File: design/flow/run.sh
#!/bin/bash
# the make line also repeats each setting of config.mk as NAME=value (left out here)
make -C /OpenROAD-flow-scripts/flow DESIGN_CONFIG=/design/flow/config.mk WORK_HOME=/design/flow/orfs CLKGATE_MAP_FILE= finish
File: design/flow/config.mk
export PLATFORM = sky130hd
export DESIGN_NAME = sur
export DESIGN_NICKNAME = sur
export VERILOG_FILES = /design/flow/design.v
export SDC_FILE = /design/flow/constraint.sdc
export NUM_CORES = 4
export LEC_CHECK = 0
export ABC_AREA = 0
export CAP_MARGIN = 20
export CORE_ASPECT_RATIO = 0.61
export CORE_MARGIN = 2
export CORE_UTILIZATION = 62
export GPL_ROUTABILITY_DRIVEN = 1
export MAX_ROUTING_LAYER = met5
export PLACE_DENSITY_LB_ADDON = 0.1
export SLEW_MARGIN = 20
export TNS_END_PERCENT = 80
File: design/flow/constraint.sdc
create_clock -name core_clock -period 21.8 [get_ports {CLK}]
set_input_delay 4.3600 -clock core_clock [delete_from_list [all_inputs] [get_ports {CLK}]]
set_output_delay 4.3600 -clock core_clock [all_outputs]
set_load 0.01 [all_outputs]
File: design/flow/design.v
module surrounding(CLK,rst,EN,TRIG1,TRIG2,TRIG3,TRIG4,TRIG5,ECHO1,ECHO2,ECHO3,ECHO4,ECHO5,min,distance);
input CLK;                
input rst;                
input EN;                 
output reg [3:0] distance;
output reg TRIG1,TRIG2,TRIG3,TRIG4,TRIG5;          
input ECHO1,ECHO2,ECHO3,ECHO4,ECHO5;               
output reg [3:0] min;    
reg [24:0] count;
reg [24:0] count0,count1,count2,count3,count4,count5;
reg [24:0] countsg;
always @(posedge CLK)
begin
    if(rst)
    begin
        count<=0;
        TRIG1<=0;
        TRIG2<=0;
        TRIG3<=0;
        TRIG4<=0;
        TRIG5<=0;
    end
    else if(EN==1)
	 begin 
	     TRIG1<=0;
		  TRIG2<=0;
		  TRIG3<=0;
		  TRIG4<=0;
		  TRIG5<=0;
	 end
	 else if(EN==0)
	 begin
	     if(count==0|count==1)  
		  begin
		        TRIG1<=1;
		        TRIG2<=1;
		        TRIG3<=1;
		        TRIG4<=1;
		        TRIG5<=1;
				  count<=count+1;
		  end
		  else if(count==5000)         
		  begin 
		        TRIG1<=0;
		        TRIG2<=0;
		        TRIG3<=0;
		        TRIG4<=0;
		        TRIG5<=0;
		        count<=0;
		  end
		  else 
		  begin 
		        TRIG1<=0;
		        TRIG2<=0;
		        TRIG3<=0;
		        TRIG4<=0;
		        TRIG5<=0;
				  count<=count+1;
		  end
	  end
end
always @(posedge CLK)
if(rst)
begin
    count0<=0;
    count1<=0;
    count2<=0;
    count3<=0;
    count4<=0;
    count5<=0;
    min<=0;
    distance<=0;
end
else
begin
    if(count0==5000)
	 begin
	     count0<=0;
	     count1<=0;
		  count2<=0;
		  count3<=0;
		  count4<=0;
		  count5<=0;
		  min<=0;
    end	  
	 else
	 begin
		   count0<=count0+1;
	      if(ECHO1==1)
			begin 
				count1<=count1+1;
			end
			if(ECHO2==1)
			begin 
			count2<=count2+1;
			end
			if(ECHO3==1)
			begin 
			count3<=count3+1;
			end
			if(ECHO4==1)
			begin 
			count4<=count4+1;
			end
			if(ECHO5==1)
			begin 
				count5<=count5+1;
			end
	 end
	 if(ECHO1+ECHO2+ECHO3+ECHO4+ECHO5==4)
	 begin
	     if(count1>58&&count2>58&&count3>58&&count4>58&&count5>58)  
		  begin
		      min<=0;
				distance<=0;
        end
        else if(ECHO1==0)
        begin
            min<=1;
				distance<=count1*10/58;
        end
        else if(ECHO2==0)
        begin
            min<=2;
				distance<=count2*10/58;
        end
        else if(ECHO3==0)
        begin
            min<=3;
            distance<=count3*10/58;
		  end 
        else if(ECHO4==0)
        begin
            min<=4;
				distance<=count4*10/58;
        end
        else if(ECHO5==0)
        begin
            min<=5;
				distance<=count5*10/58;
        end			  
	 end
end
endmodule
module surrounding_driver(CLK,rst,CE20,EN,minsg,SG90);
input EN;                 
input [3:0] minsg;
output reg SG90;    
input CLK;                    
input rst;                    
input CE20;                   
reg [24:0] pwm;
reg [24:0] count;
always @(posedge CLK)
begin
	  if(rst) pwm<=0;
	  else if(CE20)
	  case(minsg)
		  0:begin pwm<=0; end
		  1:begin pwm<=40;  end
		  2:begin pwm<=60; end
		  3:begin pwm<=80; end
		  4:begin pwm<=100;end
		  5:begin pwm<=120; end
		  default: pwm<=0; 
	  endcase
end
always @(posedge CLK)
begin
     if(rst)
	  begin
	       count<=0;
	       SG90<=0;
	  end
     else if(count==1000)
	  begin
	       count<=0;
	  end
	  else if(count<pwm) 
	       begin 
			     SG90<=1;
				  count<=count+1;
			 end
	  else
	       begin
			     SG90<=0;
				  count<=count+1;
			 end
end
endmodule
module display_dis(clk,rst,distance,dig,seg);
input clk;
input rst;
input [3:0]distance;
output reg[3:0]dig;
output reg[6:0]seg;
reg[3:0]data1,data2;
reg[3:0]data;
reg q;
always@(posedge clk)
if(rst)
begin
data1<=0;data2<=0;
end
else
begin
data1<=distance%10;
data2<=distance/10;
end
always @(posedge clk)
if(rst)
begin
	q<=0;dig<=0;data<=0;
end
else
begin
	q<=q+1;
	case(q)
	1'd0 : begin dig<=4'b0001; data<=data1; end
	1'd1 : begin dig<=4'b0010; data<=data2; end
	endcase
end
always @(data)
begin 
	case(data)
   4'd0 : seg=7'b1111110;
   4'd1 : seg=7'b0110000;
   4'd2 : seg=7'b1101101;
   4'd3 : seg=7'b1111001;
   4'd4 : seg=7'b0110011;
   4'd5 : seg=7'b1011011;
   4'd6 : seg=7'b1011111;
   4'd7 : seg=7'b1110000;
   4'd8 : seg=7'b1111111;
   4'd9 : seg=7'b1111011;
   default : seg=7'b1111110;
   endcase
end
endmodule
module sur(
    input        CLK,
    input        rst,
    input        EN_sur,
    input        ECHO1,
    input        ECHO2,
    input        ECHO3,
    input        ECHO4,
    input        ECHO5,
    output       TRIG1,
    output       TRIG2,
    output       TRIG3,
    output       TRIG4,
    output       TRIG5,
    output       SG90,
    output [3:0] dig,
    output [6:0] seg,
    output [3:0] dis
);
wire [3:0] min;
wire [3:0] distance;
reg [24:0] count2;
reg        CLK2;
wire       CE20 = (count2 == 2000) && !CLK2;
always @(posedge CLK)
begin
    if (rst)
    begin
        count2 <= 0;
        CLK2   <= 0;
    end
    else if (count2 == 2000)
    begin
        count2 <= 0;
        CLK2   <= ~CLK2;
    end
    else
        count2 <= count2 + 1;
end
surrounding inst4(
    .CLK(CLK), .rst(rst), .EN(EN_sur),
    .TRIG1(TRIG1), .TRIG2(TRIG2), .TRIG3(TRIG3), .TRIG4(TRIG4), .TRIG5(TRIG5),
    .ECHO1(ECHO1), .ECHO2(ECHO2), .ECHO3(ECHO3), .ECHO4(ECHO4), .ECHO5(ECHO5),
    .min(min), .distance(distance)
);
surrounding_driver inst1(
    .CLK(CLK), .rst(rst), .CE20(CE20), .EN(EN_sur), .minsg(min), .SG90(SG90)
);
display_dis inst(
    .clk(CLK), .rst(rst), .distance(distance), .dig(dig), .seg(seg)
);
assign dis = distance;
endmodule
==> out/results.ini, run 1 <==
[synthesis]
netlist.top_cell.by_area = dfxtp_1
yosys.area_share.simple_pct = 24.3
ys_seq_share_pct = 19.4
ys_top_cells_by_area = dfxtp_1 19%, ha_1 12%, nor2_1 5.7%
synth_area_um2 = 26400
top_non_seq_family = AND-OR/OR-AND gates
ys_sh_aoi_pct = 26.4
number_of_enable_type_register_cells_in_the_synthesized_netlist = 0
yosys-top-cells-count = 401 x nor2_1, 293 x nand2_1, 261 x ha_1
ys_seq_elements = 256
synth_xor_xnor_area_share_pct = 10.1
ys_chip_area_um2 = 26400
ys_async_sr_fraction_pct = 0
ys_sh_adder_pct = 13.1
yosys.cell_types.count = 150
ys_dominant_reg_cell = dfxtp_1
synthDominantCellAreaShare_pct = 19.4
synth-cells-yosys = 3396
yosysWarnings = 4
synthCells = 3396
synthMostInstantiatedCell = nor2_1
mean_instance_size_in_the_synthesized_netlist_um2 = 7.79
post_synth_mux_area_share_pct = 2.31

[clock_tree]
cts_inserted_buffers = 25
clock-root-buffer = clkbuf_16
cts_htree_levels = 1
cts.path.max_buffers = 3
tritoncts_num_sinks = 256
cts_tree = built
post_cts_hold_buffer_count = 0
clkTransAtPathRegs_ns = 0.06
clk_lat_worst_skew_ns = 0.57

[setup_path]
reg2reg_to = inst4.distance[1]
critical_path.reg2reg.startpoint = inst4.count3[1]
cp_data_required_time_ns = 22.31
slowest_stage = a2111oi_0
worstSetupEndpointType = flop
startpoint = ECHO3
cp_num_buf_inv = 4
critical_path_depth = 54
critical_path.startpoint_type = input pin
crit_end = inst4.distance[1]
worstSetupPathType = in -> reg
most_frequent_cell_on_the_critical_path = a211oi_1
worst-path-max-fanout = 31
ff2ff_setup_slack_ns = 3.09
max_stage_delay_ns = 0.66
worstPathArrival_ns = 21.39
critPathTopFamily = AND-OR/OR-AND gates
reg2reg_depth = 56

[routing]
drt_first_pass_iters = 8
avgViaCountPerCell = 6.60
number_of_nets_still_failing_antenna_checks_after_routing = 0
avgRoutedWirePerCell_um = 19.0
drt_first_iter_violations = 2923
post-route-drc-count = 0
via_count = 26000
wirelength_um = 74800

[timing]
finClkSkew_ns = 0.0162
setup-tns-final_ns = 0
grt_setup_unrepaired = false
final_max_slew_viol_count = 0
finalSetupViolCount = 0
min_period_over_period_pct = 95.8
worstMarginPinSlew_ns = 1.12
fmax_ghz = 0.0479
max_slew_headroom_pct = 25.4
final_min_period_ns = 20.88
timing_hold_violations_final = 0
setup_ws_ns = 0.917

[floorplanning]
floorplanUtilization_pct = 62.4
row_count = 59
die_height_um = 165
pin_count = 29
die-width_um = 268
die_area_um2 = 44400
core_area_um2 = 42400

[placed_design]
placed_cell_area_um2 = 26800
gp_routability_congestion = 1.05
hpwl_um = 57600
dpl_worst_slack_ns = 0.571
port-buffer-count = 26
placed_cells_incl_taps = 3889

[finish]
post-route-cell-area_um2 = 27700
nets = 3616
fillerInstances = 3686
stdcell_count = 3937
area_added_between_synthesis_and_finish_pct = 4.91

[global_routing]
grt_antenna_before_repair = 2
gr_peak_layer = met1
grt_use_met1_pct = 52.7
grtUsageMet2_pct = 43.8
global_route_met3_utilization_pct = 5.60
grt_pass1_vias = 22400
grt_pass1_wl_um = 119000
grt_remaining_overflow = 0
grt_max_degree = 79
gr-usage-all-layers_pct = 32.4

[run]
drv.max_cap_violation_count = 0
tool_warning_count = 40

[min_path]
hold_path_class = reg -> reg
hold-path-endpoint = inst1.count[0]
holdPathStages = 1
timing.hold.worst.start = inst1.count[0]

[run_status]
outcome = timing/DRC/antenna clean

metrics by stage:
stage	utilization, %	hold WS (ns)
floorplan	-	0.426
global placement	63.3	0.456
detailed placement	63.3	0.464
CTS	65.3	0.480
global route	65.5	0.499
finish	65.5	0.473
routing by layer:
layer  wire, um  share of wire [%]
met1      38100                 51
met2      28700                 38
met3       7120                9.5
met4        865                1.2
met5         13              0.017
area by class of cell:
class	instances	area (um2)	share of cell area, %
Antenna cell	1	2.50	0.00902
Clock buffer	33	676	2.44
Clock inverter	11	156	0.564
Inverter	98	368	1.33
Multi-Input combinational cell	2906	20200	73.0
Sequential cell	256	5120	18.5
Tap cell	579	724	2.61
Timing Repair Buffer	53	445	1.61
what timing repair did:
| action | 4_1_cts | 5_1_grt |
|---|---|---|
| setup endpoints to repair | 0 | 2 |
| resized | 0 | 8 |
| buffers inserted | 0 | 3 |
==> run 2: changes to the inputs <==
- ABC_AREA: 0 -> unset
- CAP_MARGIN: 20 -> 30
- CELL_PAD_IN_SITES_GLOBAL_PLACEMENT: unset -> 3
- CORE_ASPECT_RATIO: 0.61 -> 1.39
- CORE_MARGIN: 2 -> 6
- CORE_UTILIZATION: 62 -> 40
- CTS_CLUSTER_SIZE: unset -> 86
- GPL_ROUTABILITY_DRIVEN: 1 -> unset
- GPL_TIMING_DRIVEN: unset -> 0
- MAX_ROUTING_LAYER: met5 -> met4
- MIN_ROUTING_LAYER: unset -> met2
- PLACE_DENSITY_LB_ADDON: 0.1 -> 0.28
- SLEW_MARGIN: 20 -> 40
- TNS_END_PERCENT: 80 -> 10
- clock period: 21.8 -> 12.4 ns (I/O delays scaled with it)
==> run 2 against run 1 <==
Effect of this change: now fails the layout checks on negative setup slack; worst hold slack worse by 0.017 ns; sequential share of layout area down 2.6 points; global-route usage up 4.5 points; synthesized cell count unchanged; clock skew up 0.0081 ns; first-iteration DRC count up 110%; via count up 43%; critical path depth up 12.
==> out/results.ini, run 2 <==
[routing]
wirelength_um = 90300  ; +21%
number_of_nets_still_failing_antenna_checks_after_routing = 0  ; unchanged
avgRoutedWirePerCell_um = 20.1  ; +5.7%
drt_first_pass_iters = 9  ; +1
post-route-drc-count = 0  ; unchanged
avgViaCountPerCell = 8.30  ; +26%
via_count = 37300  ; +43%
drt_first_iter_violations = 6191  ; +110%

[synthesis]
number_of_enable_type_register_cells_in_the_synthesized_netlist = 0  ; unchanged
ys_chip_area_um2 = 26400  ; unchanged
ys_top_cells_by_area = dfxtp_1 19%, ha_1 12%, nor2_1 5.7%
ys_seq_share_pct = 19.4  ; unchanged
yosys-top-cells-count = 401 x nor2_1, 293 x nand2_1, 261 x ha_1
ys_dominant_reg_cell = dfxtp_1
post_synth_mux_area_share_pct = 2.31  ; unchanged
yosys.area_share.simple_pct = 24.3  ; unchanged
synth_xor_xnor_area_share_pct = 10.1  ; unchanged
yosysWarnings = 4  ; unchanged
netlist.top_cell.by_area = dfxtp_1
ys_async_sr_fraction_pct = 0  ; unchanged
synthCells = 3396  ; unchanged
synth-cells-yosys = 3396  ; unchanged
synthDominantCellAreaShare_pct = 19.4  ; unchanged
synth_area_um2 = 26400  ; unchanged
top_non_seq_family = AND-OR/OR-AND gates
ys_seq_elements = 256  ; unchanged
ys_sh_adder_pct = 13.1  ; unchanged
synthMostInstantiatedCell = nor2_1
ys_sh_aoi_pct = 26.4  ; unchanged
yosys.cell_types.count = 150  ; unchanged
mean_instance_size_in_the_synthesized_netlist_um2 = 7.79  ; unchanged

[clock_tree]
cts_tree = built
tritoncts_num_sinks = 256  ; unchanged
post_cts_hold_buffer_count = 0  ; unchanged
cts.path.max_buffers = 3  ; unchanged
clock-root-buffer = clkbuf_16
clkTransAtPathRegs_ns = 0.06  ; about the same
cts_inserted_buffers = 35  ; +40%
cts_htree_levels = 2  ; +1
clk_lat_worst_skew_ns = 0.56  ; about the same

[setup_path]
reg2reg_depth = 66  ; +18%
reg2reg_to = inst4.distance[1]
most_frequent_cell_on_the_critical_path = buf_4
critical_path.reg2reg.startpoint = inst4.count3[2]
worstSetupPathType = reg -> reg
worstPathArrival_ns = 16.69  ; -4.70 ns
cp_data_required_time_ns = 12.85  ; -9.46 ns
max_stage_delay_ns = 0.58  ; -0.08 ns
worst-path-max-fanout = 10  ; -68%
crit_end = inst4.distance[1]
cp_num_buf_inv = 11  ; +7
critical_path_depth = 66  ; +22%
startpoint = inst4.count3[2]
ff2ff_setup_slack_ns = -3.84  ; -6.93 ns
critPathTopFamily = AND-OR/OR-AND gates
worstSetupEndpointType = flop
slowest_stage = or4b_4
critical_path.startpoint_type = flop

[timing]
setup-tns-final_ns = -13.56  ; -13.56 ns
timing_hold_violations_final = 0  ; unchanged
max_slew_headroom_pct = 44.4  ; +19 points
worstMarginPinSlew_ns = 0.835  ; -0.284 ns
final_max_slew_viol_count = 0  ; unchanged
finalSetupViolCount = 4  ; +4
grt_setup_unrepaired = true
final_min_period_ns = 16.24
setup_ws_ns = -3.84  ; -4.76 ns
min_period_over_period_pct = 131  ; +35 points
finClkSkew_ns = 0.0243  ; +0.00815 ns
fmax_ghz = 0.0616

[floorplanning]
pin_count = 29  ; unchanged
row_count = 110  ; +86%
die-width_um = 230  ; -14%
floorplanUtilization_pct = 40.6  ; -22 points
die_height_um = 315  ; +91%
core_area_um2 = 65100  ; +54%
die_area_um2 = 72500  ; +63%

[placed_design]
gp_routability_congestion = 0.981  ; -6.9%
hpwl_um = 65900  ; +14%
dpl_worst_slack_ns = -6.28  ; -6.86 ns
port-buffer-count = 24  ; -7.7%

[run_status]
failed_layout_checks = negative setup slack
outcome = failed layout checks

[min_path]
hold_path_class = reg -> reg
holdPathStages = 2  ; +1
hold-path-endpoint = inst4.min[3]
timing.hold.worst.start = inst4.min[3]

[finish]
nets = 3896  ; +7.7%
area_added_between_synthesis_and_finish_pct = 22.4
post-route-util_pct = 49.7  ; -16 points

[global_routing]
grt_max_degree = 13  ; -84%
grt_remaining_overflow = 0  ; unchanged
grt_antenna_before_repair = 1  ; -1
gr-usage-all-layers_pct = 36.9  ; +4.5 points
grt_pass1_vias = 38900  ; +74%
grt_pass1_wl_um = 140000  ; +18%

[run]
drv.max_cap_violation_count = 0  ; unchanged
tool_warning_count = 43  ; +7.5%

run 2: layout make-up:
type | count | area, um2
multi-input combinational | 2907 | 22300
sequential | 256 | 5140
tap | 840 | 1050
timing repair buffer | 186 | 1520
buffer | 136 | 897
clock inverter | 14 | 139
antenna | 7 | 17.5
clock buffer | 48 | 965
fill | 6433 | 32700
inverter | 98 | 375
run 2: metal layers:
metal | vias to the layer above | GRT usage [%] | wire length (um) | share of wire, %
met2 | 10300 | 47.0 | 49100 | 54
met3 | 999 | 44.5 | 34000 | 38
met4 | 0 | 4.92 | 7190 | 8.0
li1 | 13000 | - | - | -
met1 | 13000 | - | 0 | 0
met5 | - | - | 0 | 0
run 2: what timing repair did:
item | CTS | global route
endpoints found under the setup margin | 4 | 4
gates resized | 271 | 102
gates cloned | 3 | 1
pin swaps | 139 | 76
buffers inserted | 128 | 30
run 2: through the flow:
| stage | std cells | hold WS [ns] | area [um2] |
|---|---|---|---|
| CTS | 4454 | 0.463 | 31500 |
| finish | 4492 | 0.456 | 32400 |
| floorplan | 3397 | 0.426 | 26800 |
| detailed placement | 4262 | 0.450 | 28200 |
| global route | 4490 | 0.499 | 32400 |
| global placement | 4261 | 0.441 | 28100 |
==> run 3: changes to the inputs <==
- ABC_AREA: unset -> 1
- CAP_MARGIN: 30 -> 0
- CELL_PAD_IN_SITES_GLOBAL_PLACEMENT: 3 -> unset
- CORE_ASPECT_RATIO: 1.39 -> unset
- CORE_MARGIN: 6 -> 2
- CORE_UTILIZATION: 40 -> 72
- CTS_CLUSTER_SIZE: 86 -> unset
- GPL_TIMING_DRIVEN: 0 -> unset
- HOLD_SLACK_MARGIN: unset -> -0.09
- MAX_ROUTING_LAYER: met4 -> unset
- MIN_ROUTING_LAYER: met2 -> unset
- PLACE_DENSITY_LB_ADDON: 0.28 -> 0.01
- SLEW_MARGIN: 40 -> 20
- TNS_END_PERCENT: 10 -> unset
- clock period: 12.4 -> 12.5 ns (I/O delays scaled with it)
==> run 3 against run 2 <==
Effect of this change: still fails the layout checks on negative setup slack; first-iteration DRC count is 33% lower; non-clock buffer count is 119 lower; global-route usage is 3.1 points higher; flip-flop count stayed put; sequential share of layout area is 1.4 points higher; synthesized cell count is 17% higher; critical endpoint is now inst4.distance[0]; largest cell class unchanged.
==> out/results.ini, run 3 <==
[synthesis]
ys_dominant_reg_cell = dfxtp_1
yosys.area_share.simple_pct = 38.2  ; +14 points
post_synth_mux_area_share_pct = 0  ; -2.3 points
ys_top_cells_by_area = dfxtp_1 20%, nand2_1 14%, ha_1 13%
synth-cells-yosys = 3968  ; +17%
ys_async_sr_fraction_pct = 0  ; unchanged
yosys.cell_types.count = 69  ; -54%
ys_sh_adder_pct = 13.5  ; +0.41 points
yosys-top-cells-count = 914 x nand2_1, 531 x inv_1, 387 x nor2_1
yosysWarnings = 4  ; unchanged
number_of_enable_type_register_cells_in_the_synthesized_netlist = 0  ; unchanged
synth_area_um2 = 25200  ; -4.7%
ys_seq_share_pct = 20.3  ; +0.96 points
synthMostInstantiatedCell = nand2_1
mean_instance_size_in_the_synthesized_netlist_um2 = 6.35  ; -18%
ys_chip_area_um2 = 25200  ; -4.7%
top_non_seq_family = simple AND/OR/NAND/NOR gates
synthDominantCellAreaShare_pct = 20.3  ; +0.96 points
synthCells = 3968  ; +17%
ys_sh_aoi_pct = 13.6  ; -13 points
ys_seq_elements = 256  ; unchanged
synth_xor_xnor_area_share_pct = 4.21  ; -5.9 points
netlist.top_cell.by_area = dfxtp_1

[setup_path]
cp_data_required_time_ns = 13.01  ; +0.16 ns
reg2reg_to = inst4.distance[0]
reg2reg_depth = 101  ; +53%
ff2ff_setup_slack_ns = -3.86  ; -0.02 ns
max_stage_delay_ns = 0.54  ; -0.04 ns
critPathTopFamily = simple AND/OR/NAND/NOR gates
critical_path.reg2reg.startpoint = inst4.count1[3]
slowest_stage = nand3_1
worst-path-max-fanout = 8  ; -2
worstPathArrival_ns = 16.87  ; +0.18 ns
critical_path.startpoint_type = flop
startpoint = inst4.count1[3]
crit_end = inst4.distance[0]
worstSetupPathType = reg -> reg
critical_path_depth = 101  ; +53%
worstSetupEndpointType = flop
cp_num_buf_inv = 16  ; +5

[routing]
drt_first_pass_iters = 31  ; +22
drt_first_iter_violations = 4169  ; -33%
via_count = 30200  ; -19%
post-route-drc-count = 0  ; unchanged
avgViaCountPerCell = 6.52  ; -21%
wirelength_um = 91400  ; +1.3%
avgRoutedWirePerCell_um = 19.7  ; -1.7%
number_of_nets_still_failing_antenna_checks_after_routing = 0  ; unchanged

[timing]
worstMarginPinSlew_ns = 1.14  ; +0.301 ns
setup_ws_ns = -3.86  ; -0.0228 ns
min_period_over_period_pct = 131  ; about the same
final_max_slew_viol_count = 0  ; unchanged
finClkSkew_ns = 0.0204  ; -0.00395 ns
hold_ws_ns = 0.464  ; +0.00810 ns
finalSetupViolCount = 4  ; unchanged
max_slew_headroom_pct = 23.5  ; -21 points
final_min_period_ns = 16.36  ; +0.123 ns
timing_hold_violations_final = 0  ; unchanged
fmax_ghz = 0.0611  ; -0.75%
setup-tns-final_ns = -13.65  ; -0.0994 ns
grt_setup_unrepaired = true

[placed_design]
gp_routability_congestion = 1.07  ; +8.9%
hpwl_um = 55800  ; -15%
port-buffer-count = 26  ; +8.3%
placed_cells_incl_taps = 4500  ; +5.6%

[global_routing]
gr-usage-all-layers_pct = 40.0  ; +3.1 points
grt_pass1_vias = 26600  ; -32%
grt_remaining_overflow = 0  ; unchanged
grt_max_degree = 58  ; +45
grt_pass1_wl_um = 122000  ; -13%
grt_antenna_before_repair = 5  ; +4

[clock_tree]
clkTransAtPathRegs_ns = 0.07  ; about the same
clock-root-buffer = clkbuf_16
post_cts_hold_buffer_count = 0  ; unchanged
cts_inserted_buffers = 29  ; -17%
clk_lat_worst_skew_ns = 0.58  ; +0.02 ns
cts_tree = built
cts_htree_levels = 1  ; -1
tritoncts_num_sinks = 256  ; unchanged
cts.path.max_buffers = 3  ; unchanged

[run_status]
outcome = failed layout checks
failed_layout_checks = negative setup slack

[floorplanning]
row_count = 68  ; -38%
die_area_um2 = 36500  ; -50%
die-width_um = 191  ; -17%
core_area_um2 = 34500  ; -47%
pin_count = 29  ; unchanged
die_height_um = 191  ; -39%
floorplanUtilization_pct = 72.9  ; +32 points

[run]
tool_warning_count = 43  ; unchanged
drv.max_cap_violation_count = 0  ; unchanged

[min_path]
holdPathStages = 1  ; -1
hold-path-endpoint = inst1.count[0]
hold_path_class = reg -> reg
timing.hold.worst.start = inst1.count[0]

[finish]
fillerInstances = 2039  ; -68%
nets = 4425  ; +14%
flop_area_um2 = 5130  ; -0.29%
stdcell_count = 4629  ; +3.0%
logic_area_um2 = 18900  ; -15%
area_added_between_synthesis_and_finish_pct = 17.6

[run 3: through the flow]
step | area [um2] | utilization, % | setup WS (ns)
after floorplan | 25200 | - | 0.633
after global placement | 26600 | 76.9 | -0.344
after detailed placement | 26600 | 76.9 | -1.34
after CTS | 28200 | 81.8 | -0.125
after global routing | 29600 | 85.8 | -5.36
final | 29600 | 85.8 | -3.86
[run 3: layout make-up]
type,count,area share [%]
Clock buffer,39,2.88
Tap cell,455,1.92
Multi-Input combinational cell,3058,63.8
Timing Repair inverter,1,0.0380
Antenna cell,3,0.0253
Inverter,600,7.76
Clock inverter,14,0.490
Sequential cell,256,17.3
Timing Repair Buffer,203,5.76
[run 3: per-layer routing]
metal,wire (um),part of all wire (%),up-vias,track usage (%)
met5,448,0.49,-,0
met4,8130,8.9,16,20.2
met3,11400,12,883,6.22
met2,40100,44,2127,71.6
met1,31400,34,13600,46.2
li1,-,-,13600,-
[run 3: what timing repair did]
| action | CTS | global route |
|---|---|---|
| pin swaps | 65 | 161 |
| endpoints found under the setup margin | 3 | 4 |
| cloned | 0 | 2 |
| setup buffers | 33 | 38 |
| resized | 117 | 257 |
==> run 4: changes to the inputs <==
- CAP_MARGIN: 0 -> 20
- CORE_UTILIZATION: 72 -> 71
- HOLD_SLACK_MARGIN: -0.09 -> unset
- SETUP_SLACK_MARGIN: unset -> -0.71
- clock period: 12.5 -> 12.7 ns (I/O delays scaled with it)
==> run 4 against run 3 <==
Effect of this change: still fails the layout checks on negative setup slack; clock skew rose by 0.0064 ns; final area is 4.2% lower; worst hold slack worse by 0.0013 ns; flip-flop count stayed put; wire length fell by 22%; register-to-register slack improved by 3.7 ns; global-route usage is 4.3 points lower; largest cell class unchanged; highest routed layer is now met4.
==> out/results.ini, run 4 <==
[timing]
max_slew_headroom_pct = 23.6  ; +0.074 points
finalSetupViolCount = 2  ; -2
worstMarginPinSlew_ns = 1.12  ; -0.0180 ns
timing_hold_violations_final = 0  ; unchanged
final_min_period_ns = 13.13
min_period_over_period_pct = 103  ; -28 points
grt_setup_unrepaired = true
setup_ws_ns = -0.426  ; +3.44 ns
finClkSkew_ns = 0.0268  ; +0.00642 ns
fmax_ghz = 0.0762
final_max_slew_viol_count = 0  ; unchanged
setup-tns-final_ns = -0.795  ; +12.86 ns

[setup_path]
cp_num_buf_inv = 15  ; -1
critical_path_depth = 112  ; +11%
worstSetupEndpointType = flop
worst-path-max-fanout = 7  ; -1
worstSetupPathType = in -> reg
cp_data_required_time_ns = 13.20  ; +0.19 ns
reg2reg_depth = 118  ; +17%
worstPathArrival_ns = 13.63  ; -3.24 ns
critical_path.startpoint_type = input pin
slowest_stage = clkinvlp_4
critical_path.reg2reg.startpoint = inst4.count5[3]
ff2ff_setup_slack_ns = -0.20  ; +3.66 ns
critPathTopFamily = simple AND/OR/NAND/NOR gates
most_frequent_cell_on_the_critical_path = nand2_1
max_stage_delay_ns = 0.20  ; -0.34 ns
reg2reg_to = inst4.distance[0]
startpoint = ECHO4
crit_end = inst4.distance[0]

[clock_tree]
cts_tree = built
tritoncts_num_sinks = 256  ; unchanged
clk_lat_worst_skew_ns = 0.58  ; about the same
post_cts_hold_buffer_count = 0  ; unchanged
cts.path.max_buffers = 3  ; unchanged
clock-root-buffer = clkbuf_16
cts_htree_levels = 1  ; unchanged
clkTransAtPathRegs_ns = 0.06  ; about the same
cts_inserted_buffers = 29  ; unchanged

[floorplanning]
die_height_um = 192  ; +0.69%
die_area_um2 = 37000  ; +1.4%
row_count = 68  ; unchanged
die-width_um = 192  ; +0.69%
pin_count = 29  ; unchanged
core_area_um2 = 34700  ; +0.49%
floorplanUtilization_pct = 72.6  ; -0.36 points

[placed_design]
hpwl_um = 52200  ; -6.3%
port-buffer-count = 26  ; unchanged
dpl_worst_slack_ns = -0.755  ; +0.582 ns
gp_routability_congestion = 0.997  ; -6.6%

[min_path]
holdPathStages = 1  ; unchanged
hold-path-endpoint = inst4.count0[0]
hold_path_class = reg -> reg
timing.hold.worst.start = inst4.count0[0]

[synthesis]
yosys.area_share.simple_pct = 38.2  ; unchanged
yosys-top-cells-count = 914 x nand2_1, 531 x inv_1, 387 x nor2_1
top_non_seq_family = simple AND/OR/NAND/NOR gates
ys_async_sr_fraction_pct = 0  ; unchanged
ys_sh_aoi_pct = 13.6  ; unchanged
mean_instance_size_in_the_synthesized_netlist_um2 = 6.35  ; unchanged
synthDominantCellAreaShare_pct = 20.3  ; unchanged
yosys.cell_types.count = 69  ; unchanged
ys_top_cells_by_area = dfxtp_1 20%, nand2_1 14%, ha_1 13%
yosysWarnings = 4  ; unchanged
synth_area_um2 = 25200  ; unchanged
synthCells = 3968  ; unchanged
ys_chip_area_um2 = 25200  ; unchanged
ys_dominant_reg_cell = dfxtp_1
synthMostInstantiatedCell = nand2_1
ys_seq_share_pct = 20.3  ; unchanged
netlist.top_cell.by_area = dfxtp_1
post_synth_mux_area_share_pct = 0  ; unchanged
ys_sh_adder_pct = 13.5  ; unchanged
synth-cells-yosys = 3968  ; unchanged
ys_seq_elements = 256  ; unchanged
number_of_enable_type_register_cells_in_the_synthesized_netlist = 0  ; unchanged
synth_xor_xnor_area_share_pct = 4.21  ; unchanged

[run]
drv.max_cap_violation_count = 0  ; unchanged
tool_warning_count = 41  ; -4.7%

[routing]
avgViaCountPerCell = 5.93  ; -9.1%
drt_first_iter_violations = 1798  ; -57%
avgRoutedWirePerCell_um = 15.5  ; -21%
number_of_nets_still_failing_antenna_checks_after_routing = 0  ; unchanged
wirelength_um = 71000  ; -22%
via_count = 27200  ; -10%
post-route-drc-count = 0  ; unchanged
diodes = 0  ; -3
drt_first_pass_iters = 9  ; -71%

[finish]
nets = 4381  ; -0.99%
area_added_between_synthesis_and_finish_pct = 12.7

[run_status]
outcome = failed layout checks
failed_layout_checks = negative setup slack

[global_routing]
gr-usage-all-layers_pct = 35.8  ; -4.3 points
grt_pass1_wl_um = 111000  ; -9.2%
grt_antenna_before_repair = 0  ; -5
grt_max_degree = 86  ; +48%
grt_pass1_vias = 24700  ; -7.0%
grt_remaining_overflow = 0  ; unchanged

==> run 4: layout make-up <==
cell class	count	area [um2]
fill	2542	6320
multi-input combinational	3058	18200
inverter	600	2270
timing repair buffer	160	1270
clock buffer	36	802
tap	455	569
sequential	256	5120
clock inverter	17	168
==> run 4: metrics by stage <==
stage          utilization [%]  hold WS, ns  area (um2)  std cells
2_1_floorplan                -        0.417       25200       3969
3_3_place_gp              76.7        0.428       26600       4511
3_5_place_dp              76.7        0.446       26600       4511
4_1_cts                   79.5        0.454       27600       4564
5_1_grt                   81.8        0.484       28400       4582
6_report                  81.8        0.463       28400       4582
==> run 4: what timing repair did <==
item / CTS / global route
buffers inserted: 0 / 23
endpoints found under the setup margin: 0 / 4
resized: 0 / 184
==> run 4: routing by layer <==
| layer | routed length, um | up-vias | track usage [%] |
|---|---|---|---|
| li1 | - | 13500 | - |
| met1 | 29600 | 12400 | 44.0 |
| met2 | 34100 | 1026 | 63.8 |
| met3 | 4740 | 232 | 4.51 |
| met4 | 2580 | 0 | 12.9 |
| met5 | 0 | - | 0 |
==> run 5: changes to the inputs <==
- ABC_AREA: 1 -> unset
- CAP_MARGIN: 20 -> 15
- CORE_ASPECT_RATIO: unset -> 0.59
- CORE_UTILIZATION: 71 -> 67
- CTS_CLUSTER_DIAMETER: unset -> 279
- MAX_ROUTING_LAYER: unset -> met4
- PLACE_DENSITY: unset -> 0.66
- PLACE_DENSITY_LB_ADDON: 0.01 -> unset
- SETUP_SLACK_MARGIN: -0.71 -> 1.93
- TNS_END_PERCENT: unset -> 30
- clock period: 12.7 -> 39.2 ns (I/O delays scaled with it)
==> run 5 against run 4 <==
Effect of this change: the run now finishes clean; final area fell by 2.5%; largest cell class unchanged; first-iteration DRC count is 110% higher; critical path depth shrank 59; clock-buffer cell count fell by 1; cell count decreased by 16%; clock skew fell by 0.0069 ns; global-route usage rose by 3.7 points; worst hold slack better by 0.026 ns.
==> out/results.ini, run 5 <==
[run_status]
outcome = timing/DRC/antenna clean

[clock_tree]
clkTransAtPathRegs_ns = 0.06  ; about the same
cts_htree_levels = 1  ; unchanged
cts.repair_timing.setup_buffer_count = 0  ; unchanged
cts_inserted_buffers = 26  ; -10%
cts_tree = built
clk_lat_worst_skew_ns = 0.59  ; about the same
tritoncts_num_sinks = 256  ; unchanged
cts_repair_resize_count = 0  ; unchanged
clock-root-buffer = clkbuf_16
post_cts_hold_buffer_count = 0  ; unchanged
cts.path.max_buffers = 3  ; unchanged

[timing]
hold_ws_ns = 0.489  ; +0.0261 ns
worstMarginPinSlew_ns = 1.07  ; -0.0493 ns
final_max_slew_viol_count = 0  ; unchanged
setup_ws_ns = 13.99  ; +14.42 ns
setup-tns-final_ns = 0  ; +0.795 ns
finalSetupViolCount = 0  ; -2
grt_setup_unrepaired = false
min_period_over_period_pct = 64.3  ; -39 points
max_slew_headroom_pct = 27.9  ; +4.3 points
final_min_period_ns = 25.21
timing_hold_violations_final = 0  ; unchanged
finClkSkew_ns = 0.0199  ; -0.00693 ns
fmax_ghz = 0.0397

[setup_path]
ff2ff_setup_slack_ns = 19.60  ; +19.80 ns
worstPathArrival_ns = 25.73  ; +12.10 ns
cp_num_buf_inv = 4  ; -11
reg2reg_to = inst4.distance[1]
worstSetupEndpointType = flop
worst-path-max-fanout = 48  ; +41
slowest_stage = o31ai_4
worstSetupPathType = in -> reg
max_stage_delay_ns = 0.64  ; +0.44 ns
startpoint = ECHO2
critical_path.reg2reg.startpoint = inst4.count2[3]
critical_path_depth = 53  ; -53%
reg2reg_depth = 57  ; -52%
crit_end = inst4.distance[1]
most_frequent_cell_on_the_critical_path = o211a_1
cp_data_required_time_ns = 39.72  ; +26.52 ns
critPathTopFamily = AND-OR/OR-AND gates
critical_path.startpoint_type = input pin

[global_routing]
grtUsageMet2_pct = 54.3  ; -9.4 points
grt_pass1_vias = 24100  ; -2.5%
grt_use_met1_pct = 56.2  ; +12 points
grt_pass1_wl_um = 130000  ; +17%
gr-usage-all-layers_pct = 39.5  ; +3.7 points
grt_antenna_before_repair = 3  ; +3
grt_max_degree = 87  ; +1.2%
gr_peak_layer = met1
global_route_met3_utilization_pct = 12.9  ; +8.4 points
grt_remaining_overflow = 0  ; unchanged

[finish]
area_added_between_synthesis_and_finish_pct = 4.73
nets = 3612  ; -18%
fillerInstances = 3027  ; +19%
stdcell_count = 3871  ; -16%
flop_area_um2 = 5120  ; unchanged
logic_area_um2 = 20200  ; +11%
post-route-util_pct = 71.7  ; -10 points

[synthesis]
yosys-top-cells-count = 401 x nor2_1, 293 x nand2_1, 261 x ha_1
yosysWarnings = 4  ; unchanged
yosys.area_share.simple_pct = 24.3  ; -14 points
synthDominantCellAreaShare_pct = 19.4  ; -0.96 points
synth_area_um2 = 26400  ; +5.0%
synth-cells-yosys = 3396  ; -14%
top_non_seq_family = AND-OR/OR-AND gates
ys_chip_area_um2 = 26400  ; +5.0%
ys_seq_elements = 256  ; unchanged
netlist.top_cell.by_area = dfxtp_1
ys_sh_adder_pct = 13.1  ; -0.41 points
ys_sh_aoi_pct = 26.4  ; +13 points
synth_xor_xnor_area_share_pct = 10.1  ; +5.9 points
ys_seq_share_pct = 19.4  ; -0.96 points
number_of_enable_type_register_cells_in_the_synthesized_netlist = 0  ; unchanged
mean_instance_size_in_the_synthesized_netlist_um2 = 7.79  ; +23%
ys_top_cells_by_area = dfxtp_1 19%, ha_1 12%, nor2_1 5.7%
synthMostInstantiatedCell = nor2_1
ys_async_sr_fraction_pct = 0  ; unchanged
yosys.cell_types.count = 150  ; +120%
ys_dominant_reg_cell = dfxtp_1
post_synth_mux_area_share_pct = 2.31  ; +2.3 points
synthCells = 3396  ; -14%

[floorplanning]
row_count = 55  ; -19%
core_area_um2 = 38600  ; +11%
floorplanUtilization_pct = 68.5  ; -4.1 points
die_area_um2 = 41100  ; +11%
die-width_um = 263  ; +37%
pin_count = 29  ; unchanged
die_height_um = 157  ; -19%

[routing]
drt_first_pass_iters = 6  ; -3
avgRoutedWirePerCell_um = 21.0  ; +36%
avgViaCountPerCell = 6.96  ; +17%
wirelength_um = 81400  ; +15%
drt_first_iter_violations = 3720  ; +110%
number_of_nets_still_failing_antenna_checks_after_routing = 0  ; unchanged
post-route-drc-count = 0  ; unchanged
via_count = 27000  ; -0.74%

[run]
drv.max_cap_violation_count = 0  ; unchanged
tool_warning_count = 42  ; +2.4%

[placed_design]
placed_cells_incl_taps = 3821  ; -15%
dpl_worst_slack_ns = 13.88  ; +14.64 ns
port-buffer-count = 26  ; unchanged
hpwl_um = 61900  ; +18%
gp_routability_congestion = 1.08  ; +8.4%

[min_path]
timing.hold.worst.start = inst4.min[3]
hold-path-endpoint = inst4.min[3]
holdPathStages = 2  ; +1
hold_path_class = reg -> reg

==> run 5: routing by layer <==
metal / part of all wire, % / up-vias
met5: 0 / -
met4: 1.7 / 0
met3: 14 / 132
met2: 39 / 1657
met1: 45 / 12600
li1: - / 12500
==> run 5: final cells by class <==
cell class,count,share of cell area (%)
repair buffers,48,1.46
multi-input cells,2906,72.9
flip-flops and latches,256,18.5
inverters,98,1.33
clock inverters,13,0.718
clock buffers,35,2.72
diodes,2,0.0181
well taps,513,2.32
==> run 5: per-stage QoR <==
step	cell area [um2]
2_1_floorplan	26400
6_report	27700
3_3_place_gp	26700
4_1_cts	27700
5_1_grt	27700
3_5_place_dp	26700
==> run 6: changes to the inputs <==
- CAP_MARGIN: 15 -> 30
- CELL_PAD_IN_SITES_GLOBAL_PLACEMENT: unset -> 3
- CORE_ASPECT_RATIO: 0.59 -> 1.39
- CORE_MARGIN: 2 -> 6
- CORE_UTILIZATION: 67 -> 40
- CTS_CLUSTER_DIAMETER: 279 -> unset
- CTS_CLUSTER_SIZE: unset -> 86
- GPL_TIMING_DRIVEN: unset -> 0
- MIN_ROUTING_LAYER: unset -> met2
- PLACE_DENSITY: 0.66 -> unset
- PLACE_DENSITY_LB_ADDON: unset -> 0.28
- SETUP_SLACK_MARGIN: 1.93 -> unset
- SLEW_MARGIN: 20 -> 40
- TNS_END_PERCENT: 30 -> unset
- clock period: 39.2 -> 25.0 ns (I/O delays scaled with it)
==> run 6 against run 5 <==
Effect of this change: core utilization shrank 27 points; cell count up 12%; worst hold slack got worse by 0.018 ns; clock skew is 0.0064 ns lower; now fails the layout checks on design-rule violations; critical path depth grew 3; wire length is 5.9% higher; flip-flop count stayed put; highest routed layer unchanged; die size up 76%; non-clock buffer count increased by 114; final area increased by 4.7%; critical path type unchanged; global-route usage decreased by 3.5 points.
==> out/results.ini, run 6 <==
[setup_path]
critical_path.reg2reg.startpoint = inst4.count3[3]
ff2ff_setup_slack_ns = 6.22  ; -13.38 ns
worst-path-max-fanout = 10  ; -79%
worstPathArrival_ns = 22.54  ; -3.19 ns
worstSetupPathType = in -> reg
crit_end = inst4.distance[1]
reg2reg_depth = 58  ; +1.8%
startpoint = ECHO4
critPathTopFamily = AND-OR/OR-AND gates
most_frequent_cell_on_the_critical_path = a21oi_1
worstSetupEndpointType = flop
max_stage_delay_ns = 0.74  ; +0.10 ns
cp_num_buf_inv = 6  ; +2
critical_path.startpoint_type = input pin
cp_data_required_time_ns = 25.49  ; -14.23 ns
critical_path_depth = 56  ; +5.7%
reg2reg_to = inst4.distance[1]
slowest_stage = a2111oi_1

[synthesis]
yosys-top-cells-count = 401 x nor2_1, 293 x nand2_1, 261 x ha_1
ys_top_cells_by_area = dfxtp_1 19%, ha_1 12%, nor2_1 5.7%
yosysWarnings = 4  ; unchanged
ys_sh_aoi_pct = 26.4  ; unchanged
synth_xor_xnor_area_share_pct = 10.1  ; unchanged
ys_chip_area_um2 = 26400  ; unchanged
yosys.area_share.simple_pct = 24.3  ; unchanged
synthCells = 3396  ; unchanged
top_non_seq_family = AND-OR/OR-AND gates
ys_seq_share_pct = 19.4  ; unchanged
ys_dominant_reg_cell = dfxtp_1
ys_sh_adder_pct = 13.1  ; unchanged
yosys.cell_types.count = 150  ; unchanged
synthMostInstantiatedCell = nor2_1
ys_async_sr_fraction_pct = 0  ; unchanged
number_of_enable_type_register_cells_in_the_synthesized_netlist = 0  ; unchanged
post_synth_mux_area_share_pct = 2.31  ; unchanged
mean_instance_size_in_the_synthesized_netlist_um2 = 7.79  ; unchanged
netlist.top_cell.by_area = dfxtp_1
synth_area_um2 = 26400  ; unchanged
synthDominantCellAreaShare_pct = 19.4  ; unchanged
ys_seq_elements = 256  ; unchanged
synth-cells-yosys = 3396  ; unchanged

[routing]
number_of_nets_still_failing_antenna_checks_after_routing = 0  ; unchanged
drt_first_pass_iters = 52  ; +46
via_count = 36200  ; +34%
wirelength_um = 86300  ; +5.9%
avgViaCountPerCell = 8.36  ; +20%
drt_first_iter_violations = 6405  ; +72%
avgRoutedWirePerCell_um = 19.9  ; -5.3%
post-route-drc-count = 3  ; +3

[timing]
timing_hold_violations_final = 0  ; unchanged
min_period_over_period_pct = 88.2  ; +24 points
final_max_slew_viol_count = 0  ; unchanged
setup-tns-final_ns = 0  ; unchanged
fmax_ghz = 0.0453
max_slew_headroom_pct = 40.6  ; +13 points
final_min_period_ns = 22.05
finClkSkew_ns = 0.0135  ; -0.00636 ns
finalSetupViolCount = 0  ; unchanged
grt_setup_unrepaired = false
worstMarginPinSlew_ns = 0.884  ; -0.184 ns

[floorplanning]
die-width_um = 230  ; -12%
row_count = 110  ; +100%
core_area_um2 = 65100  ; +69%
die_height_um = 315  ; +100%
pin_count = 29  ; unchanged
die_area_um2 = 72500  ; +76%
floorplanUtilization_pct = 40.6  ; -28 points

[clock_tree]
cts_repair_resize_count = 0  ; unchanged
clkTransAtPathRegs_ns = 0.06  ; about the same
clk_lat_worst_skew_ns = 0.56  ; -0.03 ns
cts_htree_levels = 2  ; +1
clock-root-buffer = clkbuf_16
cts_tree = built
cts.path.max_buffers = 3  ; unchanged
post_cts_hold_buffer_count = 0  ; unchanged
cts.repair_timing.setup_buffer_count = 0  ; unchanged
tritoncts_num_sinks = 256  ; unchanged
cts_inserted_buffers = 34  ; +31%

[global_routing]
grt_antenna_before_repair = 1  ; -2
grt_pass1_wl_um = 137000  ; +5.1%
gr-usage-all-layers_pct = 36.0  ; -3.5 points
grt_remaining_overflow = 0  ; unchanged
grt_max_degree = 13  ; -85%
grt_pass1_vias = 37900  ; +57%

[placed_design]
port-buffer-count = 24  ; -7.7%
hpwl_um = 65600  ; +6.0%
gp_routability_congestion = 1.02  ; -6.1%
placed_cell_area_um2 = 27800  ; +3.9%

[finish]
post-route-cell-area_um2 = 29000  ; +4.7%
post-route-util_pct = 44.6  ; -27 points
fillerInstances = 6672  ; +120%
area_added_between_synthesis_and_finish_pct = 9.69
nets = 3734  ; +3.4%

[run]
tool_warning_count = 40  ; -4.8%
drv.max_cap_violation_count = 0  ; unchanged

[min_path]
hold-path-endpoint = inst1.count[0]
hold_path_class = reg -> reg
holdPathStages = 1  ; -1
timing.hold.worst.start = inst1.count[0]

[run_status]
failed_layout_checks = design-rule violations
outcome = failed layout checks

==> run 6: final cells by class <==
type | instances | area, um2 | area share [%]
clock inverters | 13 | 194 | 0.669
inverters | 98 | 368 | 1.27
plain buffers | 137 | 788 | 2.72
flip-flops and latches | 256 | 5120 | 17.7
multi-input cells | 2906 | 20200 | 69.8
repair buffers | 25 | 245 | 0.845
diodes | 7 | 17.5 | 0.0604
clock buffers | 47 | 970 | 3.34
well taps | 840 | 1050 | 3.62
==> run 6: metal layers <==
layer	wire (um)	GRT usage [%]
met4	7990	5.00
met5	0	-
met2	44600	45.2
met1	0	-
met3	33600	44.2
==> run 6: through the flow <==
stage,hold WS [ns],worst slack (ns),std cells
2_1_floorplan,0.426,7.13,3397
6_report,0.471,2.95,4329
3_5_place_dp,0.466,2.96,4261
3_3_place_gp,0.441,3.06,4261
4_1_cts,0.479,3.48,4321
5_1_grt,0.504,1.67,4327
==> run 7: changes to the inputs <==
- ABC_AREA: unset -> 1
- CAP_MARGIN: 30 -> 10
- CELL_PAD_IN_SITES_GLOBAL_PLACEMENT: 3 -> 2
- CORE_ASPECT_RATIO: 1.39 -> unset
- CORE_MARGIN: 6 -> 2
- CORE_UTILIZATION: 40 -> 69
- CTS_CLUSTER_DIAMETER: unset -> 118
- CTS_CLUSTER_SIZE: 86 -> 13
- MIN_ROUTING_LAYER: met2 -> unset
- PLACE_DENSITY_LB_ADDON: 0.28 -> unset
- SLEW_MARGIN: 40 -> 25
- TNS_END_PERCENT: unset -> 10
- clock period: 25.0 -> 21.0 ns (I/O delays scaled with it)
==> run 7 against run 6 <==
Effect of this change: the run now fails in global placement without I/O; die size down 48%; synthesized cell count up 17%; synthesized area down 4.7%.
==> out/results.ini, run 7 <==
[floorplanning]
core_area_um2 = 35700  ; -45%
row_count = 69  ; -37%
die_area_um2 = 38100  ; -48%
die_height_um = 195  ; -38%
die-width_um = 195  ; -15%
floorplanUtilization_pct = 70.5  ; +30 points

[run_status]
haltStage = global placement without I/O
outcome = stopped before the end
error_message = [ERROR GPL-0301] Utilization 142.900 % exceeds 100%.

[synthesis]
yosysWarnings = 4  ; unchanged
ys_chip_area_um2 = 25200  ; -4.7%
synthDominantCellAreaShare_pct = 20.3  ; +0.96 points
synth-cells-yosys = 3968  ; +17%
synth_area_um2 = 25200  ; -4.7%
synth_xor_xnor_area_share_pct = 4.21  ; -5.9 points
post_synth_mux_area_share_pct = 0  ; -2.3 points
yosys.cell_types.count = 69  ; -54%
yosys-top-cells-count = 914 x nand2_1, 531 x inv_1, 387 x nor2_1
ys_async_sr_fraction_pct = 0  ; unchanged
ys_sh_aoi_pct = 13.6  ; -13 points
synthMostInstantiatedCell = nand2_1
ys_top_cells_by_area = dfxtp_1 20%, nand2_1 14%, ha_1 13%
synthCells = 3968  ; +17%
yosys.area_share.simple_pct = 38.2  ; +14 points
top_non_seq_family = simple AND/OR/NAND/NOR gates
number_of_enable_type_register_cells_in_the_synthesized_netlist = 0  ; unchanged
mean_instance_size_in_the_synthesized_netlist_um2 = 6.35  ; -18%
ys_seq_elements = 256  ; unchanged
ys_sh_adder_pct = 13.5  ; +0.41 points
netlist.top_cell.by_area = dfxtp_1
ys_seq_share_pct = 20.3  ; +0.96 points
ys_dominant_reg_cell = dfxtp_1

==> run 8: changes to the inputs <==
- ABC_AREA: 1 -> unset
- CAP_MARGIN: 10 -> 30
- CELL_PAD_IN_SITES_GLOBAL_PLACEMENT: 2 -> 3
- CORE_ASPECT_RATIO: unset -> 1.39
- CORE_MARGIN: 2 -> 5
- CORE_UTILIZATION: 69 -> 40
- CTS_CLUSTER_DIAMETER: 118 -> unset
- CTS_CLUSTER_SIZE: 13 -> 86
- MIN_ROUTING_LAYER: unset -> met2
- SLEW_MARGIN: 25 -> 20
- TNS_END_PERCENT: 10 -> unset
- clock period: 21.0 -> 25.0 ns (I/O delays scaled with it)
==> run 8 against run 7 <==
Effect of this change: the layout now fails its checks (design-rule violations); die size rose by 88%; synthesized cell count fell by 14%; synthesized area rose by 5.0%.
==> out/results.ini, run 8 <==
[synthesis]
ys_top_cells_by_area = dfxtp_1 19%, ha_1 12%, nor2_1 5.7%
ys_dominant_reg_cell = dfxtp_1
number_of_enable_type_register_cells_in_the_synthesized_netlist = 0  ; unchanged
synth_area_um2 = 26400  ; +5.0%
ys_chip_area_um2 = 26400  ; +5.0%
yosys.area_share.simple_pct = 24.3  ; -14 points
ys_seq_elements = 256  ; unchanged
yosys-top-cells-count = 401 x nor2_1, 293 x nand2_1, 261 x ha_1
netlist.top_cell.by_area = dfxtp_1
yosysWarnings = 4  ; unchanged
yosys.cell_types.count = 150  ; +120%
synthDominantCellAreaShare_pct = 19.4  ; -0.96 points
ys_sh_adder_pct = 13.1  ; -0.41 points
top_non_seq_family = AND-OR/OR-AND gates
mean_instance_size_in_the_synthesized_netlist_um2 = 7.79  ; +23%
synthMostInstantiatedCell = nor2_1
ys_seq_share_pct = 19.4  ; -0.96 points
ys_async_sr_fraction_pct = 0  ; unchanged
post_synth_mux_area_share_pct = 2.31  ; +2.3 points
ys_sh_aoi_pct = 26.4  ; +13 points
synthCells = 3396  ; -14%
synth_xor_xnor_area_share_pct = 10.1  ; +5.9 points
synth-cells-yosys = 3396  ; -14%

[setup_path]
ff2ff_setup_slack_ns = 6.21
worstPathArrival_ns = 22.95
cp_data_required_time_ns = 25.53
most_frequent_cell_on_the_critical_path = a21oi_1
critPathTopFamily = AND-OR/OR-AND gates
reg2reg_depth = 63
startpoint = ECHO4
cp_num_buf_inv = 9
critical_path.startpoint_type = input pin
worstSetupEndpointType = flop
max_stage_delay_ns = 0.79
worstSetupPathType = in -> reg
crit_end = inst4.distance[1]
worst-path-max-fanout = 10
critical_path_depth = 61
reg2reg_to = inst4.distance[1]
critical_path.reg2reg.startpoint = inst4.count1[3]
slowest_stage = a211oi_1

[global_routing]
grtUsageMet2_pct = 46.4
global_route_met3_utilization_pct = 44.4
gr-usage-all-layers_pct = 36.5
grt_antenna_before_repair = 0
grt_remaining_overflow = 0
gr_peak_layer = met2
grt_pass1_wl_um = 137000
grt_use_met1_pct = 0
grt_pass1_vias = 37900
grt_max_degree = 13

[clock_tree]
cts.repair_timing.setup_buffer_count = 0
cts_inserted_buffers = 34
cts_htree_levels = 2
cts.path.max_buffers = 3
clk_lat_worst_skew_ns = 0.58
post_cts_hold_buffer_count = 0
cts_tree = built
clkTransAtPathRegs_ns = 0.06
cts_repair_resize_count = 0
tritoncts_num_sinks = 256
clock-root-buffer = clkbuf_16

[timing]
setup_ws_ns = 2.58
worstMarginPinSlew_ns = 1.07
max_slew_headroom_pct = 28.7
finClkSkew_ns = 0.0196
final_max_slew_viol_count = 0
finalSetupViolCount = 0
min_period_over_period_pct = 89.7
timing_hold_violations_final = 0
setup-tns-final_ns = 0
final_min_period_ns = 22.42
grt_setup_unrepaired = false
fmax_ghz = 0.0446

[min_path]
hold_path_class = reg -> reg
timing.hold.worst.start = count2[0]
hold-path-endpoint = count2[0]
holdPathStages = 1

[placed_design]
gp_routability_congestion = 0.942
placed_cell_area_um2 = 27800
dpl_worst_slack_ns = 2.89
hpwl_um = 66300
port-buffer-count = 24

[floorplanning]
floorplanUtilization_pct = 40.3  ; -30 points
row_count = 111  ; +61%
core_area_um2 = 65700  ; +84%
die_area_um2 = 71400  ; +88%
die-width_um = 228  ; +17%
die_height_um = 313  ; +61%
pin_count = 29

[run]
tool_warning_count = 42
drv.max_cap_violation_count = 0

[routing]
avgRoutedWirePerCell_um = 20.0
drt_first_pass_iters = 51
diodes = 0
wirelength_um = 86700
via_count = 36100
post-route-drc-count = 2
number_of_nets_still_failing_antenna_checks_after_routing = 0
drt_first_iter_violations = 6268
avgViaCountPerCell = 8.34

[run_status]
failed_layout_checks = design-rule violations
outcome = failed layout checks

[finish]
post-route-cell-area_um2 = 29000
fillerInstances = 6845
area_added_between_synthesis_and_finish_pct = 9.77
nets = 3738

## run 8: routing by layer
metal  part of all wire, %  wire (um)  up-vias
met3                    38      33300      921
met1                     0          0    12700
met4                   8.2       7100        0
met2                    53      46300     9867
li1                      -          -    12700
met5                     0          0        -
## run 8: cell type report
cell class                 count  area (um2)  area share (%)
inverter                      98         368            1.27
clock inverter                19         325            1.12
sequential                   256        5120            17.7
multi-input combinational   2906       20200            69.5
timing repair buffer          29         280           0.965
buffer                       137         779            2.69
clock buffer                  41         907            3.12
tap                          847        1060            3.65
## run 8: through the flow
stage / hold WS (ns) / util, % / cells
after floorplan: 0.426 / - / 3397
after global placement: 0.449 / 42.2 / 4268
after detailed placement: 0.461 / 42.3 / 4269
after CTS: 0.475 / 44.1 / 4329
after global routing: 0.495 / 44.2 / 4333
final: 0.471 / 44.2 / 4333
==> run 9: changes to the inputs <==
- CAP_MARGIN: 30 -> 20
- CELL_PAD_IN_SITES_GLOBAL_PLACEMENT: 3 -> unset
- CORE_ASPECT_RATIO: 1.39 -> unset
- CORE_MARGIN: 5 -> 2
- CTS_CLUSTER_SIZE: 86 -> unset
- MAX_ROUTING_LAYER: met4 -> unset
==> run 9 against run 8 <==
Effect of this change: the run now finishes clean; sequential share of layout area is 0.11 points higher; synthesized cell count stayed put; non-clock buffer count is 5 lower; register-to-register slack worse by 1.0 ns; flip-flop count stayed put.
==> out/results.ini, run 9 <==
[synthesis]
synth_area_um2 = 26400  ; unchanged
synthCells = 3396  ; unchanged
number_of_enable_type_register_cells_in_the_synthesized_netlist = 0  ; unchanged
ys_async_sr_fraction_pct = 0  ; unchanged
ys_sh_aoi_pct = 26.4  ; unchanged
synth_xor_xnor_area_share_pct = 10.1  ; unchanged
synth-cells-yosys = 3396  ; unchanged
yosysWarnings = 4  ; unchanged
ys_seq_elements = 256  ; unchanged
netlist.top_cell.by_area = dfxtp_1
synthMostInstantiatedCell = nor2_1
ys_seq_share_pct = 19.4  ; unchanged
ys_dominant_reg_cell = dfxtp_1
mean_instance_size_in_the_synthesized_netlist_um2 = 7.79  ; unchanged
ys_sh_adder_pct = 13.1  ; unchanged
yosys.cell_types.count = 150  ; unchanged
synthDominantCellAreaShare_pct = 19.4  ; unchanged
ys_chip_area_um2 = 26400  ; unchanged
yosys.area_share.simple_pct = 24.3  ; unchanged
post_synth_mux_area_share_pct = 2.31  ; unchanged
yosys-top-cells-count = 401 x nor2_1, 293 x nand2_1, 261 x ha_1
top_non_seq_family = AND-OR/OR-AND gates
ys_top_cells_by_area = dfxtp_1 19%, ha_1 12%, nor2_1 5.7%

[setup_path]
worst-path-max-fanout = 11  ; +1
ff2ff_setup_slack_ns = 5.21  ; -1.00 ns
critical_path.reg2reg.startpoint = inst4.count3[3]
slowest_stage = a2111oi_1
max_stage_delay_ns = 0.81  ; +0.02 ns
reg2reg_to = inst4.distance[1]
worstSetupPathType = in -> reg
worstSetupEndpointType = flop
crit_end = inst4.distance[1]
critPathTopFamily = AND-OR/OR-AND gates
worstPathArrival_ns = 23.38  ; +0.43 ns
reg2reg_depth = 59  ; -6.3%
startpoint = ECHO4
cp_num_buf_inv = 6  ; -3
critical_path_depth = 56  ; -8.2%
most_frequent_cell_on_the_critical_path = a211oi_1
critical_path.startpoint_type = input pin
cp_data_required_time_ns = 25.58  ; +0.05 ns

[clock_tree]
clk_lat_worst_skew_ns = 0.63  ; +0.05 ns
clock-root-buffer = clkbuf_16
clkTransAtPathRegs_ns = 0.07  ; about the same
cts_tree = built
cts.path.max_buffers = 3  ; unchanged
cts.repair_timing.setup_buffer_count = 0  ; unchanged
cts_repair_resize_count = 0  ; unchanged
cts_inserted_buffers = 30  ; -12%
post_cts_hold_buffer_count = 0  ; unchanged
tritoncts_num_sinks = 256  ; unchanged
cts_htree_levels = 1  ; -1

[floorplanning]
die_height_um = 261  ; -17%
core_area_um2 = 65600  ; about the same
pin_count = 29  ; unchanged
row_count = 94  ; -15%
floorplanUtilization_pct = 40.3  ; about the same
die_area_um2 = 68200  ; -4.5%
die-width_um = 261  ; +14%

[placed_design]
gp_routability_congestion = 1.01  ; +7.4%
port-buffer-count = 24  ; unchanged
hpwl_um = 58300  ; -12%

[run]
tool_warning_count = 40  ; -4.8%
drv.max_cap_violation_count = 0  ; unchanged

[timing]
worstMarginPinSlew_ns = 1.08  ; +0.0105 ns
finalSetupViolCount = 0  ; unchanged
final_min_period_ns = 22.80  ; +0.376 ns
grt_setup_unrepaired = false
final_max_slew_viol_count = 0  ; unchanged
finClkSkew_ns = 0.0403  ; +0.0207 ns
setup-tns-final_ns = 0  ; unchanged
hold_ws_ns = 0.474  ; +0.00299 ns
min_period_over_period_pct = 91.2  ; +1.5 points
fmax_ghz = 0.0439  ; -1.7%
timing_hold_violations_final = 0  ; unchanged
max_slew_headroom_pct = 28.0  ; -0.70 points

[global_routing]
gr_peak_layer = met3
grt_remaining_overflow = 0  ; unchanged
grt_antenna_before_repair = 1  ; +1
grt_max_degree = 16  ; +3
grt_use_met1_pct = 0  ; unchanged
grt_pass1_vias = 37000  ; -2.4%
global_route_met3_utilization_pct = 46.2  ; +1.8 points
gr-usage-all-layers_pct = 33.9  ; -2.7 points
grtUsageMet2_pct = 39.4  ; -7.0 points
grt_pass1_wl_um = 125000  ; -8.6%

[routing]
avgViaCountPerCell = 8.18  ; -1.9%
drt_first_iter_violations = 6266  ; -0.032%
wirelength_um = 78600  ; -9.4%
number_of_nets_still_failing_antenna_checks_after_routing = 0  ; unchanged
post-route-drc-count = 0  ; -2
drt_first_pass_iters = 50  ; -2.0%
via_count = 35500  ; -1.6%
avgRoutedWirePerCell_um = 18.1  ; -9.6%

[min_path]
hold-path-endpoint = inst4.count0[0]
hold_path_class = reg -> reg
holdPathStages = 1  ; unchanged
timing.hold.worst.start = inst4.count0[0]

[run_status]
outcome = timing/DRC/antenna clean

[finish]
fillerInstances = 6691  ; -2.2%
area_added_between_synthesis_and_finish_pct = 9.09
nets = 3729  ; -0.24%

## run 9: routing by layer
| layer | up-vias | share of wire [%] | wire [um] |
|---|---|---|---|
| met5 | - | 1.0 | 787 |
| met4 | 36 | 9.4 | 7390 |
| met3 | 938 | 42 | 32800 |
| met2 | 9228 | 48 | 37600 |
| met1 | 12700 | 0 | 0 |
| li1 | 12700 | - | - |
## run 9: per-stage QoR
step	utilization [%]	cells	worst slack [ns]	cell area [um2]
finish	44.0	4344	2.20	28900
global route	43.9	4341	1.54	28800
CTS	43.9	4341	3.41	28800
detailed placement	42.3	4285	2.81	27800
global placement	42.3	4285	2.81	27800
floorplan	-	3397	7.13	26400
## run 9: area by class of cell
class                   instances  area, um2  area share, %
diodes                          3       7.51         0.0260
flip-flops and latches        256       5120           17.8
multi-input cells            2906      20200           70.0
inverters                      98        368           1.28
well taps                     864       1080           3.75
repair buffers                 24        240          0.833
clock inverters                17        214          0.742
clock buffers                  39        845           2.93
plain buffers                 137        782           2.71
